== run A ==
Design ALU_16_bit, start of the top module:
module ALU_16_bit(
input wire [15:0] A,
input wire [15:0] B,
input wire [3:0] ALU_FUN,
input wire clk,
output reg [15:0] ALU_OUT,
output reg Carry_Flag,
output reg Arith_Flag,
output reg Logic_Flag,
output reg CMP_Flag,
output reg Shift_Flag
);
reg [15:0] ALU_OUT_Comb;
always @ (*)
 begin
  Arith_Flag = 0;
  Logic_Flag = 0;
  CMP_Flag = 0;
  Shift_Flag = 0;
  Carry_Flag = 0;
  case (ALU_FUN)
    4'b0000: begin
	          {Carry_Flag, ALU_OUT_Comb} = A + B;
	          Arith_Flag = 1; 
			 end
	4'b0001: begin 
	          {Carry_Flag, ALU_OUT_Comb} = A - B;
	          Arith_Flag = 1;
 			 end
	4'b0010: begin 
	          ALU_OUT_Comb = A * B;
	          Arith_Flag = 1; 
			 end
	4'b0011: begin
	          if (B != 16'b0)
	           begin
			    ALU_OUT_Comb = A / B;
				Arith_Flag = 1;
			   end
			  else
			   begin
			    ALU_OUT_Comb = 16'b0;
				Arith_Flag = 1;
			   end
			 end
	4'b0100: begin 
	          ALU_OUT_Comb = A & B;
	          Logic_Flag = 1; 
			 end
	4'b0101: begin
	          ALU_OUT_Comb = A | B;
	          Logic_Flag = 1;
			 end
	4'b0110: begin 
	          ALU_OUT_Comb = ~ (A & B);
	          Logic_Flag = 1;
			 end
	4'b0111: begin
	          ALU_OUT_Comb = ~ (A | B);
	          Logic_Flag = 1;
			 end
	4'b1000: begin
	          ALU_OUT_Comb = A ^ B;
	          Logic_Flag = 1;
			 end
	4'b1001: begin 
	          ALU_OUT_Comb = ~ (A ^ B);
	          Logic_Flag = 1;
			 end
	4'b1010: begin
	          if (A == B)
	           begin
			    ALU_OUT_Comb = 16'b1;
				CMP_Flag = 1;
			   end
			  else
			   begin
			    ALU_OUT_Comb = 16'b0;
				CMP_Flag = 1;
			   end
			 end
	4'b1011: begin
	          if (A > B)
	           begin
			    ALU_OUT_Comb = 16'b10;
				CMP_Flag = 1;
			   end
			  else
			   begin
  ...
Size in the first run: roughly 2300 cells after synthesis, about 16 flip-flops, about 0.014 mm^2 of cells after synthesis.
export LEC_CHECK = 0
export ABC_AREA = 1
export CAP_MARGIN = 20
export CORE_MARGIN = 2
export CORE_UTILIZATION = 57
export CTS_CLUSTER_DIAMETER = 178
export CTS_CLUSTER_SIZE = 88
export SETUP_SLACK_MARGIN = -2.0
export SLEW_MARGIN = 40
create_clock -name core_clock -period 25.6 [get_ports {clk}]
run.sh (not shown) runs the stock make flow with config.mk's settings and CLKGATE_MAP_FILE=.
STATUS run=run A STAGES=ALL_DONE FINAL_CHECKS=FAILED CAUSE=negative setup slack
### run A -> run B
- a change of SLEW_MARGIN from 40 to 20
- a deleted CTS_CLUSTER_DIAMETER that had been 178
- a deleted SETUP_SLACK_MARGIN that had been -2.0
- a deleted ABC_AREA that had been 1
- a change of CORE_UTILIZATION from 57 to 48
- a deleted CTS_CLUSTER_SIZE that had been 88
- a change of the clock period (ns, I/O delays scaled along) from 25.6 to 30.6
Results
Run B closes out successfully: all stages finished, all timing, DRC and antenna checks passed. Diff run A -> run B: effective utilization at floorplan fell 9.4 points; worst supply voltage drop on vdd rose about 23%. Delta (run B minus run A): mux cell area share after synthesis went up; sequential share of power went down; transition time at the pin with the least slew margin went up. Run B ended up with a lower cell count after synthesis than run A did. Lower utilization was reported by run B, not run A.
[inputs] run C vs run B
- an added CTS_CLUSTER_DIAMETER of 29
- a change of CORE_UTILIZATION from 48 to 68
- an added CTS_CLUSTER_SIZE of 37
- a change of the clock period (ns, I/O delays scaled along) from 30.6 to 15.5
Notes after the runs:
Taking run C as 1.0, run B lands at 0.857 on placer's final routability congestion estimate.
Looking across run B and run C, the single run that reached the end with no open violations was run B.
Run C terminated abnormally: clock tree synthesis reported DPL-0038.
Floorplan utilization is higher on run C
Going from run B to run C, sum of net half-perimeters after detailed placement increased by about 13% relative to the old numbers; placement-stage worst setup slack decreased by 11.22 ns relative to the old numbers; placed instance count decreased by 1.5% relative to the old numbers; overall chip area decreased by 0.0089 mm^2 relative to the old numbers.
Reported for run B and run C, area fraction in and, or, nand and nor cells turned out identical to the last digit.
Count of buffers from port buffering: run B vs run C identical
### run C -> run D
- swapping 68 for 58 in CORE_UTILIZATION
- putting SETUP_SLACK_MARGIN at -2.0 where nothing was set
- clearing CTS_CLUSTER_DIAMETER, which used to be 29
- clearing CTS_CLUSTER_SIZE, which used to be 37
- swapping 15.5 for 29.3 in the clock period (ns, I/O delays scaled along)
## What came out
- Run C did not finish; the tool stopped in clock tree synthesis with error DPL-0038.
- | run D | all stages done | FAIL | negative setup slack |
- Diff run C -> run D: final HPWL from detailed placement saw a decrease; synthesized cell count saw little to no change; total core area saw an increase; core utilization at floorplan saw a decrease.
- The lower final weighted congestion in routability-driven placement of run C and run D is in run D.
- Die size (run D over run C): increase, 0.0037 mm^2
- Site row count up 9.6% in run D wrt run C
- Against run C, run D comes in 12 um higher on die outline width.
- Average footprint of a synthesized cell came out exactly the same in run C and run D.
- NOTE total instance count after detailed placement run C->run D increased slightly
Input-level comparison between run E and run D:
- changing CORE_UTILIZATION from 58 to 40
- removing SETUP_SLACK_MARGIN (formerly -2.0)
- changing the clock period (ns, I/O delays scaled along) from 29.3 to 30.6
==> results <==
Run D and run E: one clean run, run E; the rest did not finish clean.
To summarise run D: no stage aborted, but the layout did not pass its checks, failing on negative setup slack.
In run E, the worst slack at placement came out 0.89 ns above the value in run D.
Run comparison: run D launching instance or port of the critical path B[6]; run E launching instance or port of the critical path B[2]
Starting density of the core: run E lower than run D
On run E: cell count is 2.6% lower than what run D gave.

========
before:
ALU_16_bit again, from the RTL that the note above started with.
clock: 31.0 ns
lec_check: 0
abc_area: 1
cap_margin: 40
cell_pad_in_sites_global_placement: 1
core_margin: 9
core_utilization: 59
cts_cluster_diameter: 204
cts_cluster_size: 65
gpl_routability_driven: 0
gpl_timing_driven: 0
hold_slack_margin: 0.06
place_density: 0.41
slew_margin: 10
tns_end_percent: 5
Inputs modified between before and after:
# before
export LEC_CHECK = 0
export ABC_AREA = 1
export CAP_MARGIN = 40
export CELL_PAD_IN_SITES_GLOBAL_PLACEMENT = 1
export CORE_MARGIN = 9
export CORE_UTILIZATION = 59
export CTS_CLUSTER_DIAMETER = 204
export CTS_CLUSTER_SIZE = 65
export GPL_ROUTABILITY_DRIVEN = 0
export GPL_TIMING_DRIVEN = 0
export HOLD_SLACK_MARGIN = 0.06
export PLACE_DENSITY = 0.41
export SLEW_MARGIN = 10
export TNS_END_PERCENT = 5
create_clock -name core_clock -period 31.0 [get_ports {clk}]
# after
export LEC_CHECK = 0
export ABC_AREA = 1
export CAP_MARGIN = 15
export CORE_ASPECT_RATIO = 0.5
export CORE_MARGIN = 2
export CORE_UTILIZATION = 70
export CTS_CLUSTER_DIAMETER = 338
export CTS_CLUSTER_SIZE = 98
export GPL_ROUTABILITY_DRIVEN = 0
export GPL_TIMING_DRIVEN = 0
export PLACE_DENSITY = 0.6
export SLEW_MARGIN = 20
export TNS_END_PERCENT = 15
create_clock -name core_clock -period 31.0 [get_ports {clk}]
==> results <==
The run showing the greater area after detailed placement is before.
Compared to before, the router laid down less metal wire for after.
Changes observed in after relative to before: non-filler instance count after layout fell by 71, data required time of the worst path flat.
STATUS core area: after wins against before
Re fraction of registers with async set or reset after synthesis: no difference whatsoever between before and after.
First-iteration DRC count in after vs before: up 66%
Comparing before and after, final design area excluding fillers is higher on before.
after: number of cells on the critical path 7 above before

========
Starting RTL as in the previous note.
clock: 17.0 ns
lec_check: 0
abc_area: 1
cap_margin: 20
core_margin: 2
core_utilization: 57
cts_cluster_size: 87
setup_slack_margin: 5.0
slew_margin: 20
The starting point ended with an error in 5_1_grt with GRT-0232.
==> next run, changes <==
- ABC_AREA: 1 -> not set
- CORE_UTILIZATION: 57 -> 63
- CTS_CLUSTER_SIZE: 87 -> not set
- SETUP_SLACK_MARGIN: 5.0 -> not set
- clock period: 17.0 -> 12.1 ns (I/O delays scaled with it)
Result: The new run aborted during 5_1_grt; die area shrinks by 10%; synthesized cell count shrinks by 15%; area after synthesis shrinks by 0.96%.
==> next run, changes <==
- CORE_UTILIZATION: 63 -> 40
- clock period: 12.1 -> 31.0 ns (I/O delays scaled with it)
What happened:
- Now the flow finished with timing, DRC and antenna clean
- synthesized cell count does not change
- die area grows by 56%
- area after synthesis is unchanged
==> next run, changes <==
- ABC_AREA: not set -> 1
- CORE_ASPECT_RATIO: not set -> 0.72
- HOLD_SLACK_MARGIN: not set -> -0.03
- TNS_END_PERCENT: not set -> 10
Result: The new run produced a clean layout. Cell area went down by 6.7%. Routed wire length went down by 12%. Die size went up by 1.0%. Maximum frequency went up by 3.0%. Synthesized cell count went up by 17%.
==> next run, changes <==
- CAP_MARGIN: 20 -> 15
- CORE_ASPECT_RATIO: 0.72 -> not set
- CORE_UTILIZATION: 40 -> 70
- CTS_CLUSTER_DIAMETER: not set -> 338
- CTS_CLUSTER_SIZE: not set -> 98
- GPL_ROUTABILITY_DRIVEN: not set -> 0
- GPL_TIMING_DRIVEN: not set -> 0
- HOLD_SLACK_MARGIN: -0.03 -> not set
- PLACE_DENSITY: not set -> 0.84
- TNS_END_PERCENT: 10 -> 15
Worst setup slack gets worse by 0.43 ns.
Via count increases by a few percent.
Non-clock buffer count rose by 20.
Routed wire length shrinks by roughly a tenth.
Cell area decreases by a few percent.
First-iteration DRC count rose by about a fifth.
Synthesized cell count does not change.
Count of clock-buffer cells in the layout goes down by 1.
Hold slack gets worse by 0.087 ns.
Utilization went up by 33 points.

========
## oak
Starting RTL as in the previous note.
Settings: LEC_CHECK=0, ABC_AREA=1, CAP_MARGIN=20, CELL_PAD_IN_SITES_GLOBAL_PLACEMENT=2, CORE_ASPECT_RATIO=0.64, CORE_MARGIN=8, CORE_UTILIZATION=37, CTS_CLUSTER_DIAMETER=112, CTS_CLUSTER_SIZE=30, GPL_ROUTABILITY_DRIVEN=0, GPL_TIMING_DRIVEN=0, HOLD_SLACK_MARGIN=0.13, MAX_ROUTING_LAYER=met4, MIN_ROUTING_LAYER=met1, PLACE_DENSITY=0.47, SETUP_SLACK_MARGIN=3.44, SLEW_MARGIN=35, TNS_END_PERCENT=30; clock period 17.6 ns.
oak ran in full, but the layout does not pass; the checks complain about negative setup slack.
Setup changes, oak to pine
Settings: a deleted SETUP_SLACK_MARGIN that had been 3.44; a deleted CTS_CLUSTER_SIZE that had been 30; a deleted GPL_ROUTABILITY_DRIVEN that had been 0; a deleted CTS_CLUSTER_DIAMETER that had been 112; a deleted MAX_ROUTING_LAYER that had been met4; a deleted CORE_ASPECT_RATIO that had been 0.64; a deleted CELL_PAD_IN_SITES_GLOBAL_PLACEMENT that had been 2; a change of CORE_UTILIZATION from 37 to 59; a deleted TNS_END_PERCENT that had been 30; a change of CORE_MARGIN from 8 to 2; a deleted PLACE_DENSITY that had been 0.47; a deleted HOLD_SLACK_MARGIN that had been 0.13; a deleted GPL_TIMING_DRIVEN that had been 0; a change of SLEW_MARGIN from 35 to 20; a deleted MIN_ROUTING_LAYER that had been met1; a deleted ABC_AREA that had been 1; a change of the clock period (ns, I/O delays scaled along) from 17.6 to 15.5.
Findings:
- oak: flow complete, layout not clean; failing: negative setup slack
- Status: pine FAILED at global routing (5_1_grt) (tool error)
- Compared with oak, pine shows a synthesized cell count that is 335 lower.
- When pine is measured against oak, its number of placement rows turns out 1 lower.
- Note that the count of cell types in the netlist recorded for pine amounts to 1.5 times the value seen in oak.
- Die area | pine < oak
- The area share of and-or/or-and cells after synthesis reported for pine is greater than that of oak by 12 points.
- Going from oak to pine, post-CTS setup repair buffer count shrank by more than half.
- pine -> oak: async set-reset flop share out of synthesis delta 0, exact match
- oak → pine: synthesized net count fell about 13%; average size of a mapped cell rose 16%; synthesized chip area reported by yosys fell 0.96%.
[inputs] birch vs pine
Settings: CORE_ASPECT_RATIO now 0.72, previously not set; TNS_END_PERCENT now 50, previously not set; CORE_UTILIZATION now 40, was 59; the clock period (ns, I/O delays scaled along) now 31.0, was 15.5.
Notes after the runs:
Status for birch and pine: clean finish in birch only
Comparing the two runs side by side, birch comes out ahead of pine on worst slack after detailed placement.
Summary of birch over pine: I/O pin count shows no meaningful change; total of cells resized after clock tree synthesis went down; overall chip area went up about 46%; routability-driven placement congestion ratio shrank by about 8%.
The number of placement rows reported for birch is greater than that of pine by 3.6%.
The following lists how maple was set up differently from birch:
Settings: a change of CORE_UTILIZATION from 40 to 55; an added GPL_TIMING_DRIVEN of 0; a change of TNS_END_PERCENT from 50 to 15; an added GPL_ROUTABILITY_DRIVEN of 0; an added CTS_CLUSTER_DIAMETER of 338; an added ABC_AREA of 1; an added CTS_CLUSTER_SIZE of 98; a deleted CORE_ASPECT_RATIO that had been 0.72; an added PLACE_DENSITY of 0.6; a change of CAP_MARGIN from 20 to 15.
## What came out
- Changes observed in maple relative to birch: routed wire length down 13 mm; final standard cell area without fillers down 0.0014 sq mm; AND-OR/OR-AND share of the synthesized area lost 12 points; power density over the cells has decreased; die size went down by about 26%.
- [maple] count of clock-net buffers in the final layout rose 1 relative to birch
- Against birch, slack of the critical path in maple came out better.
Relative to maple, the following input files were edited for cedar:
Settings: PLACE_DENSITY: 0.6 -> 0.83; CORE_UTILIZATION: 55 -> 72; CORE_ASPECT_RATIO: unset -> 0.5.
[summary]
Run comparison: maple top layer reached by signal wires met4; cedar top layer reached by signal wires met5
Relative to maple, the layout overhead on the synthesized area of cedar is lower by 1.0 points.
[compare] base=maple new=cedar: path length in cells of the critical path up 1; first-pass GRT wire length fell by 3.9%.

========
ALU_16_bit again, from the RTL that the note above started with.
export LEC_CHECK = 0
export ABC_AREA = 1
export CAP_MARGIN = 10
export CELL_PAD_IN_SITES_DETAIL_PLACEMENT = 1
export CELL_PAD_IN_SITES_GLOBAL_PLACEMENT = 1
export CORE_ASPECT_RATIO = 1.36
export CORE_MARGIN = 2
export CORE_UTILIZATION = 52
export CTS_CLUSTER_DIAMETER = 324
export CTS_CLUSTER_SIZE = 20
export GPL_TIMING_DRIVEN = 0
export HOLD_SLACK_MARGIN = -0.03
export MAX_ROUTING_LAYER = met4
export PLACE_DENSITY_LB_ADDON = 0.09
export SLEW_MARGIN = 20
export TNS_END_PERCENT = 35
create_clock -name core_clock -period 31.0 [get_ports {clk}]
The first run ended with an error in 5_1_grt with GRT-0232.
Rerun with:
Settings changed: CAP_MARGIN 10 to 15, CELL_PAD_IN_SITES_DETAIL_PLACEMENT 1 to not set, CELL_PAD_IN_SITES_GLOBAL_PLACEMENT 1 to not set, CORE_ASPECT_RATIO 1.36 to not set, CORE_UTILIZATION 52 to 72, CTS_CLUSTER_DIAMETER 324 to 338, CTS_CLUSTER_SIZE 20 to 98, GPL_ROUTABILITY_DRIVEN set to 0, HOLD_SLACK_MARGIN -0.03 to not set, MAX_ROUTING_LAYER met4 to not set, PLACE_DENSITY set to 0.86, PLACE_DENSITY_LB_ADDON 0.09 to not set, TNS_END_PERCENT 35 to 15.
After rerunning: Now the flow completed without violations. Synthesized cell count does not change. Die size shrinks by a quarter to a third. Synthesized area stays the same.
Rerun with:
Settings changed: CORE_UTILIZATION 72 to 70, PLACE_DENSITY 0.86 to 0.6, SLEW_MARGIN 20 to 0.
Hold slack degrades by 0.055 ns; maximum frequency came out higher by 0.61%; clock power went down by about 2%; worst setup slack improved by 0.18 ns; sequential power stays flat; cell count went up by 0.50%; critical path depth climbs by 6; wire length hardly moves; count of clock-buffer cells in the layout does not change; die area came out higher by 2.8%.

========
ALU_16_bit again, from the RTL that the note above started with.
Settings: LEC_CHECK=0, CAP_MARGIN=0, CORE_MARGIN=2, CORE_UTILIZATION=72, CTS_CLUSTER_DIAMETER=140, CTS_CLUSTER_SIZE=47, HOLD_SLACK_MARGIN=0.3, PLACE_DENSITY_LB_ADDON=0.01, SETUP_SLACK_MARGIN=-0.47, SLEW_MARGIN=20; clock period 12.1 ns.
The baseline stopped in detailed placement.
Then changed:
Settings changed: CAP_MARGIN 0 to 20, CTS_CLUSTER_DIAMETER 140 to default, CTS_CLUSTER_SIZE 47 to default, HOLD_SLACK_MARGIN 0.3 to default, PLACE_DENSITY_LB_ADDON 0.01 to default, SETUP_SLACK_MARGIN -0.47 to default.
Clock period 12.1 ns to 39.2 ns, I/O delays scaled along.
Effect:
- The new run completed with no timing, DRC or antenna violations
- area after synthesis stays the same
- die size stays the same
- synthesized cell count does not change
Then changed:
Settings changed: CORE_UTILIZATION 72 to 49.
Clock period 39.2 ns to 11.3 ns, I/O delays scaled along.
With this change the flow produced a layout that fails on setup timing.
Worst hold slack degrades by 5800 ps.
Setup slack degrades by 16000 ps.
Core utilization goes down by 1.7 points.
Cell area goes up by well over a third.
Synthesized cell count stays the same.
Clock-buffer cell count is unchanged.
Global-route usage goes down by 12 points.
Sequential cell count stays the same.
Then changed:
Settings changed: CORE_UTILIZATION 49 to 71, CTS_CLUSTER_SIZE from default to 37, PLACE_DENSITY from default to 0.78.
Clock period 11.3 ns to 15.5 ns, I/O delays scaled along.
What happened: This time the run ended with an error in clock tree synthesis. Die area came out lower by 30%. Synthesized area is unchanged. Synthesized cell count does not change.
No activity file was given, so power comes from the tool's default toggle rates.
